==> 03-12 <==
## sdram_controller
module sdram_controller (
        input   clk,
        input   rst,
        output  sdram_cle,
        output  sdram_cs,
        output  sdram_cas,
        output  sdram_ras,
        output  sdram_we,
        output  sdram_dqm,
        output  [1:0]  sdram_ba,
        output  [12:0] sdram_a,
        input   [31:0] sdram_dqi,
        output  [31:0] sdram_dqo,
        input   [22:0] user_addr,    
        input   rw,                  
        input   [31:0] data_in,      
        output  [31:0] data_out,     
        output  busy,                
        input   in_valid,            
        output  out_valid            
    );
Settings: LEC_CHECK=0, CAP_MARGIN=20, CELL_PAD_IN_SITES_GLOBAL_PLACEMENT=3, CORE_MARGIN=2, CORE_UTILIZATION=40, CTS_CLUSTER_DIAMETER=191, GPL_ROUTABILITY_DRIVEN=0, GPL_TIMING_DRIVEN=0, HOLD_SLACK_MARGIN=-0.03, MAX_ROUTING_LAYER=met4, PLACE_DENSITY=0.89, SETUP_SLACK_MARGIN=0.45, SLEW_MARGIN=20; clock period 4.2 ns.
run.sh (not shown) runs the stock make flow with config.mk's settings and CLKGATE_MAP_FILE=.
==> inputs of 11-08, as changes to 03-12 <==
- ABC_AREA: not set -> 1
- CELL_PAD_IN_SITES_GLOBAL_PLACEMENT: 3 -> not set
- CORE_UTILIZATION: 40 -> 72
- CTS_CLUSTER_DIAMETER: 191 -> not set
- GPL_ROUTABILITY_DRIVEN: 0 -> not set
- GPL_TIMING_DRIVEN: 0 -> not set
- HOLD_SLACK_MARGIN: -0.03 -> not set
- MAX_ROUTING_LAYER: met4 -> not set
- PLACE_DENSITY: 0.89 -> not set
- PLACE_DENSITY_LB_ADDON: not set -> 0.2
- SETUP_SLACK_MARGIN: 0.45 -> 0.22
==> flow/constraint.sdc (replaced) <==
create_clock -name core_clock -period 2.09 [get_ports {clk}]
set_input_delay 0.4180 -clock core_clock [delete_from_list [all_inputs] [get_ports {clk}]]
set_output_delay 0.4180 -clock core_clock [all_outputs]
set_load 0.01 [all_outputs]
==> inputs of 12-28, as changes to 03-12 <==
- CELL_PAD_IN_SITES_DETAIL_PLACEMENT: not set -> 2
- CELL_PAD_IN_SITES_GLOBAL_PLACEMENT: 3 -> not set
- CTS_CLUSTER_DIAMETER: 191 -> not set
- CTS_CLUSTER_SIZE: not set -> 20
- GPL_ROUTABILITY_DRIVEN: 0 -> not set
- GPL_TIMING_DRIVEN: 0 -> not set
- HOLD_SLACK_MARGIN: -0.03 -> not set
- MAX_ROUTING_LAYER: met4 -> not set
- PLACE_DENSITY: 0.89 -> not set
- SETUP_SLACK_MARGIN: 0.45 -> not set
==> comparison <==
11-08 never finished: it broke off in 4_1_cts with DPL-0038. 12-28 finished with setup timing left. 03-12 ran to the end with violations: setup timing. Between 03-12 and 12-28, the lower non-clock buffer count is in 12-28 (gap 27). Against 03-12, the worst setup slack of 12-28 is worse by 0.011 ns. Synthesized cell count: 03-12 is lower than 11-08 (about 30%). Between 03-12 and 12-28, the lower clock skew is in 03-12 (gap 0.020 ns).

==> exp/ember <==
==> flow/design.v <==
module sdram_controller (
        input   clk,
        input   rst,
        output  sdram_cle,
        output  sdram_cs,
        output  sdram_cas,
        output  sdram_ras,
        output  sdram_we,
        output  sdram_dqm,
        output  [1:0]  sdram_ba,
        output  [12:0] sdram_a,
        input   [31:0] sdram_dqi,
        output  [31:0] sdram_dqo,
        input   [22:0] user_addr,    
        input   rw,                  
        input   [31:0] data_in,      
        output  [31:0] data_out,     
        output  busy,                
        input   in_valid,            
        output  out_valid            
    );
    localparam tCASL            = 13'd2;        
    localparam tPRE             = 13'd2;        
    localparam tACT             = 13'd2;        
    localparam tREF             = 13'd6;        
    localparam tRef_Counter     = 10'd750;     
    wire [22:0] addr;
    wire [12:0] Mapped_RA;
    wire [1:0]  Mapped_BA;
    wire [7:0]  Mapped_CA;
    reg        req_rw_q;
    reg [22:0] req_addr_q;
    reg [31:0] req_data_q;
    reg        start_q;
    wire        eff_rw   = start_q ? req_rw_q   : rw;
    wire [22:0] eff_addr = start_q ? req_addr_q : user_addr;
    wire [31:0] eff_data = start_q ? req_data_q : data_in;
    assign Mapped_RA = {eff_addr[22:10]};
    assign Mapped_BA = {eff_addr[9:8]};
    assign Mapped_CA = {eff_addr[7:0]};
    assign addr = {Mapped_RA, Mapped_BA, Mapped_CA};
    wire[22:0]next_input_addr;
    wire[22:0]next_addr;
    wire [12:0] next_Mapped_RA;
    wire [1:0]  next_Mapped_BA;
    wire [7:0]  next_Mapped_CA;
    assign next_input_addr = eff_addr + 8;  
    assign next_Mapped_RA = {next_input_addr[22:10]};
    assign next_Mapped_BA = {next_input_addr[9:8]};
    assign next_Mapped_CA = {next_input_addr[7:0]};
    assign next_addr = {next_Mapped_RA,next_Mapped_BA,next_Mapped_CA}; 
    reg [31:0] cache_d[0:1], cache_q[0:1];
    reg [22:0] cache_addr_d[0:1], cache_addr_q[0:1];
    reg [1:0]  cache_cnt_d[0:1], cache_cnt_q[0:1]; 
    reg [1:0]  cache_vld_d, cache_vld_q;
    localparam CMD_UNSELECTED    = 4'b1000;
    localparam CMD_NOP           = 4'b0111;
    localparam CMD_ACTIVE        = 4'b0011;
    localparam CMD_READ          = 4'b0101;
    localparam CMD_WRITE         = 4'b0100;
    localparam CMD_TERMINATE     = 4'b0110;
    localparam CMD_PRECHARGE     = 4'b0010;
    localparam CMD_REFRESH       = 4'b0001;
    localparam CMD_LOAD_MODE_REG = 4'b0000;
    localparam STATE_SIZE = 4;
    localparam INIT = 4'd0,
               WAIT = 4'd1,
               PRECHARGE_INIT = 4'd2,
               REFRESH_INIT_1 = 4'd3,
               REFRESH_INIT_2 = 4'd4,
               LOAD_MODE_REG = 4'd5,
               IDLE = 4'd6,
               REFRESH = 4'd7,
               ACTIVATE = 4'd8,
               READ = 4'd9,
               READ_RES = 4'd10,
               WRITE = 4'd11,
               PRECHARGE = 4'd12;
    reg cle_d, cle_q;
    reg dqm_q, dqm_d;
    reg [3:0] cmd_d, cmd_q;
    reg [1:0] ba_d, ba_q;
    reg [12:0] a_d, a_q;
    reg [31:0] dq_d, dq_q;
    reg [31:0] dqi_d, dqi_q;
    reg dq_en_d, dq_en_q;
    assign sdram_cle = cle_q;
    assign sdram_cs = cmd_q[3];
    assign sdram_ras = cmd_q[2];
    assign sdram_cas = cmd_q[1];
    assign sdram_we = cmd_q[0];
    assign sdram_dqm = dqm_q;
    assign sdram_ba = ba_q;
    assign sdram_a = a_q;
    assign sdram_dqo = dq_en_q ? dq_q : 32'h00000000;
    reg [STATE_SIZE-1:0] state_d, state_q;
    reg [STATE_SIZE-1:0] next_state_d, next_state_q;
    reg [22:0] addr_d, addr_q;
    reg [31:0] data_d, data_q;
    reg out_valid_d, out_valid_q;
    reg [15:0] delay_ctr_d, delay_ctr_q;
    reg [9:0] refresh_ctr_d, refresh_ctr_q;
    reg refresh_flag_d, refresh_flag_q;
    reg ready_d, ready_q;
    reg start_d;
    reg rw_op_d, rw_op_q;
    reg [3:0] row_open_d, row_open_q;
    reg [12:0] row_addr_d[3:0], row_addr_q[3:0];
    reg [2:0] precharge_bank_d, precharge_bank_q;
    integer i;
    assign data_out = data_q;
    assign busy = !ready_q;
    assign out_valid = out_valid_q;
    always @* begin
        dq_d = dq_q;
        dqi_d = sdram_dqi;
        dq_en_d = 1'b0;  
        cle_d = cle_q;
        cmd_d = CMD_NOP;  
        dqm_d = 1'b0;
        ba_d = 2'd0;
        a_d = 13'd0;
        state_d = state_q;
        next_state_d = next_state_q;
        delay_ctr_d = delay_ctr_q;
        addr_d = addr_q;
        data_d = data_q;
        out_valid_d = 1'b0;
        precharge_bank_d = precharge_bank_q;
        rw_op_d = rw_op_q;
        ready_d = ready_q;
        start_d = start_q;
        row_open_d = row_open_q;
        for (i = 0; i < 4; i = i + 1)
            row_addr_d[i] = row_addr_q[i];
        refresh_flag_d = refresh_flag_q;
        refresh_ctr_d = refresh_ctr_q + 1'b1;
        if (refresh_ctr_q > tRef_Counter) begin
            refresh_ctr_d = 10'd0;
            refresh_flag_d = 1'b1;
        end
        cache_d[0] = cache_q[0];
        cache_d[1] = cache_q[1];
        cache_addr_d[0] = cache_addr_q[0];
        cache_addr_d[1] = cache_addr_q[1];
        cache_cnt_d[0] = cache_cnt_q[0];
        cache_cnt_d[1] = cache_cnt_q[1];
        cache_vld_d = cache_vld_q;
        case(cache_cnt_q[0])
            0:begin
                cache_d[0] = sdram_dqi;
                cache_cnt_d[0] = 2'b11;
            end
            1:cache_cnt_d[0] = 2'b00;
            2:cache_cnt_d[0] = 2'b01;
        endcase
        case(cache_cnt_q[1])
            0:begin
                cache_d[1] = sdram_dqi;
                cache_cnt_d[1] = 2'b11;
            end
            1:cache_cnt_d[1] = 2'b00;
            2:cache_cnt_d[1] = 2'b01;
        endcase
        case (state_q)
            INIT: begin
                row_open_d = 4'b0;
                out_valid_d = 1'b0;
                a_d = {3'b000, 1'b0, 2'b00, 3'b010, 1'b0, 3'b010};  
                ba_d = 2'b0;
                cle_d = 1'b1;
                state_d = WAIT;
                delay_ctr_d = 16'd0;
                next_state_d = IDLE;
                refresh_flag_d = 1'b0;
                refresh_ctr_d = 10'b1;
                ready_d = 1'b0;
                dq_en_d = 1'b0;
            end
            WAIT: begin
                delay_ctr_d = delay_ctr_q - 1'b1;
                if (delay_ctr_q == 13'd0) begin
                    state_d = next_state_q;
                end
            end
            IDLE: begin
            	start_d = start_q;
                if (ready_q && in_valid) begin
                        start_d = 1'd1;
                end
                if (refresh_flag_q) begin  
                    ready_d = 1'b0;
                    state_d = PRECHARGE;
                    next_state_d = REFRESH;
                    precharge_bank_d = 3'b100;  
                    refresh_flag_d = 1'b0;  
                end 
                else if ((ready_q && in_valid) || start_q) begin  
                    start_d = 1'd0;
                    ready_d = 1'b0;  
                    rw_op_d = eff_rw;  
                    addr_d = addr;
                    if (eff_rw)  
                        data_d = eff_data;
                    if (row_open_q[addr[9:8]]) begin
                        if (row_addr_q[addr[9:8]] == addr[22:10]) begin  
                            if (eff_rw)
                                state_d = WRITE;
                            else begin
                                if (cache_vld_q[addr[2]] && cache_cnt_q[addr[2]] == 2'b11 && cache_addr_q[addr[2]] == addr[22:0]) begin  
                                    out_valid_d = 1'b1;
                                    data_d = cache_q[addr[2]];
                                    if(row_open_q[next_addr[9:8]] && row_addr_q[next_addr[9:8]] == next_addr[22:10]) begin
                                        cmd_d = CMD_READ;
                                        a_d = {2'b0, 1'b0, next_addr[7:0], 2'b0};
                                        ba_d = next_addr[9:8];
                                        cache_addr_d[next_addr[2]] = next_addr;
                                        cache_cnt_d[next_addr[2]] = 2;
                    cache_vld_d[next_addr[2]] = 1'b1;
                                    end
                                end
                                else begin                  
                                    state_d = READ;
                                end
                            end
                        end 
                        else begin  
                            state_d = PRECHARGE;  
                            precharge_bank_d = {1'b0, addr[9:8]};
                            next_state_d = ACTIVATE;  
                        end
                    end 
                    else begin  
                        state_d = ACTIVATE;  
                    end
                end
                else if (!ready_q) begin
                    ready_d = 1;
                end
            end
            REFRESH: begin
                cmd_d = CMD_REFRESH;
                state_d = WAIT;
                delay_ctr_d = tREF;
                next_state_d = IDLE;
            end
            ACTIVATE: begin
                cmd_d = CMD_ACTIVE;
                a_d = addr_q[22:10];
                ba_d = addr_q[9:8];
                delay_ctr_d = tACT;
                state_d = WAIT;
                if (rw_op_q)
                    next_state_d = WRITE;
                else
                    next_state_d = READ;
                row_open_d[addr_q[9:8]] = 1'b1;  
                row_addr_d[addr_q[9:8]] = addr_q[22:10];
            end
            READ: begin
                cmd_d = CMD_READ;
                a_d = {2'b0, 1'b0, addr_q[7:0], 2'b0};
                ba_d = addr_q[9:8];
                state_d = WAIT;
                delay_ctr_d = tCASL; 
                next_state_d = READ_RES;
            end
            READ_RES: begin
                data_d = dqi_q;  
                out_valid_d = 1'b1;
                state_d = IDLE;
                if (row_open_q[next_addr[9:8]] && row_addr_q[next_addr[9:8]] == next_addr[22:10]) begin
                    cmd_d = CMD_READ;
                    a_d = {2'b0, 1'b0, next_addr[7:0], 2'b0};  
                    ba_d = next_addr[9:8];
                    cache_addr_d[next_addr[2]] = next_addr;
                    cache_cnt_d[next_addr[2]] = 2;
                    cache_vld_d[next_addr[2]] = 1'b1;
            	end
            end
            WRITE: begin
                cmd_d = CMD_WRITE;
                dq_d = data_q;
                dq_en_d = 1'b1;  
                a_d = {2'b0, 1'b0, addr_q[7:0], 2'b00};
                ba_d = addr_q[9:8];
                for (i = 0; i < 2; i = i + 1) begin
                    if (cache_addr_q[i] == addr_q) begin
                        cache_d[i] = data_q;
                        cache_cnt_d[i] = 2'b11;
                    end
                end
                state_d = IDLE;
            end
            PRECHARGE: begin
                cmd_d = CMD_PRECHARGE;
                a_d[10] = precharge_bank_q[2];  
                ba_d = precharge_bank_q[1:0];
                state_d = WAIT;
                delay_ctr_d = tPRE;
                if (precharge_bank_q[2]) begin
                    row_open_d = 4'b0000;  
                end else begin
                    row_open_d[precharge_bank_q[1:0]] = 1'b0;  
                end
            end
            default: state_d = INIT;
        endcase
    end
    always @(posedge clk) begin
        if(rst) begin
            cle_q <= 1'b0;
            dq_en_q <= 1'b0;
            state_q <= INIT;
            ready_q <= 1'b0;
            start_q <= 1'b0;
            cache_q[0] <= 0;
            cache_addr_q[0] <= 0;
            cache_cnt_q[0] <= 2'b11;
            cache_q[1] <= 0;
            cache_addr_q[1] <= 0;
            cache_cnt_q[1] <= 2'b11;
            cache_vld_q <= 2'b00;
        end else begin
            cle_q <= cle_d;
            dq_en_q <= dq_en_d;
            state_q <= state_d;
            ready_q <= ready_d;
            start_q <= start_d;
            cache_q[0] <= cache_d[0];
            cache_addr_q[0] <= cache_addr_d[0];
            cache_cnt_q[0] <= cache_cnt_d[0];
            cache_q[1] <= cache_d[1];
            cache_addr_q[1] <= cache_addr_d[1];
            cache_cnt_q[1] <= cache_cnt_d[1];
            cache_vld_q <= cache_vld_d;
        end
        cmd_q <= cmd_d;
        dqm_q <= dqm_d;
        ba_q <= ba_d;
        a_q <= a_d;
        dq_q <= dq_d;
        dqi_q <= dqi_d;
        next_state_q <= next_state_d;
        refresh_flag_q <= refresh_flag_d;
        refresh_ctr_q <= refresh_ctr_d;
        data_q <= data_d;
        addr_q <= addr_d;
        out_valid_q <= out_valid_d;
        row_open_q <= row_open_d;
        for (i = 0; i < 4; i = i + 1)
            row_addr_q[i] <= row_addr_d[i];
        precharge_bank_q <= precharge_bank_d;
        rw_op_q <= rw_op_d;
        if (state_q == IDLE && ready_q && in_valid) begin
            req_rw_q <= rw;
            req_addr_q <= user_addr;
            req_data_q <= data_in;
        end
        delay_ctr_q <= delay_ctr_d;
    end
endmodule
==> flow/run.sh <==
#!/bin/bash
# the make line also repeats each setting of config.mk as NAME=value (left out here)
make -C /OpenROAD-flow-scripts/flow DESIGN_CONFIG=/design/flow/config.mk WORK_HOME=/design/flow/orfs CLKGATE_MAP_FILE= finish
==> flow/config.mk <==
export PLATFORM = sky130hd
export DESIGN_NAME = sdram_controller
export DESIGN_NICKNAME = sdram_controller
export VERILOG_FILES = /design/flow/design.v
export SDC_FILE = /design/flow/constraint.sdc
export NUM_CORES = 4
export LEC_CHECK = 0
export CAP_MARGIN = 20
export CORE_MARGIN = 2
export CORE_UTILIZATION = 60
export SLEW_MARGIN = 20
==> flow/constraint.sdc <==
create_clock -name core_clock -period 2.32 [get_ports {clk}]
set_input_delay 0.4640 -clock core_clock [delete_from_list [all_inputs] [get_ports {clk}]]
set_output_delay 0.4640 -clock core_clock [all_outputs]
set_load 0.01 [all_outputs]
==> exp/juniper: changes against exp/ember <==
ABC_AREA = 1   (was default)
CORE_UTILIZATION = 57   (was 60)
CTS_CLUSTER_SIZE = 14   (was default)
GPL_TIMING_DRIVEN = 1   (was default)
MAX_ROUTING_LAYER = met5   (was default)
PLACE_DENSITY_LB_ADDON = 0.27   (was default)
SLEW_MARGIN = 25   (was 20)
==> qor summary <==
Result of the run: exp/juniper complete, but fails checks; exp/ember complete, but fails checks
Violated checks: exp/juniper setup timing; exp/ember setup timing
Initial DRT Pass Iterations: exp/juniper 8; exp/ember 5
Placed inst area: exp/juniper 25,150 µm²; exp/ember 23,790 µm²
Internal power: exp/juniper 13,130 µW; exp/ember 13,550 µW
Global-route wire length before repair: exp/juniper 110,400 µm; exp/ember 88,130 µm
All-Layer GR Usage: exp/juniper 39.55%; exp/ember 33.86%
Die Wd: exp/juniper 192.6 µm; exp/ember 184.2 µm
Total number of cells along the worst setup path: exp/juniper 22; exp/ember 17
M1 wire length: exp/juniper 29,930 µm; exp/ember 23,550 µm
Combinational cell power: exp/juniper 2960 µW; exp/ember 3000 µW
Utilization after layout: exp/juniper 79.90%; exp/ember 81.09%
Fin nets: exp/juniper 3,143; exp/ember 2,296
Cells after Synth: exp/juniper 2,527; exp/ember 1,778
Post-layout min period: exp/juniper 3.434 ns; exp/ember 3.807 ns
No activity file was given, so power comes from the tool's default toggle rates.
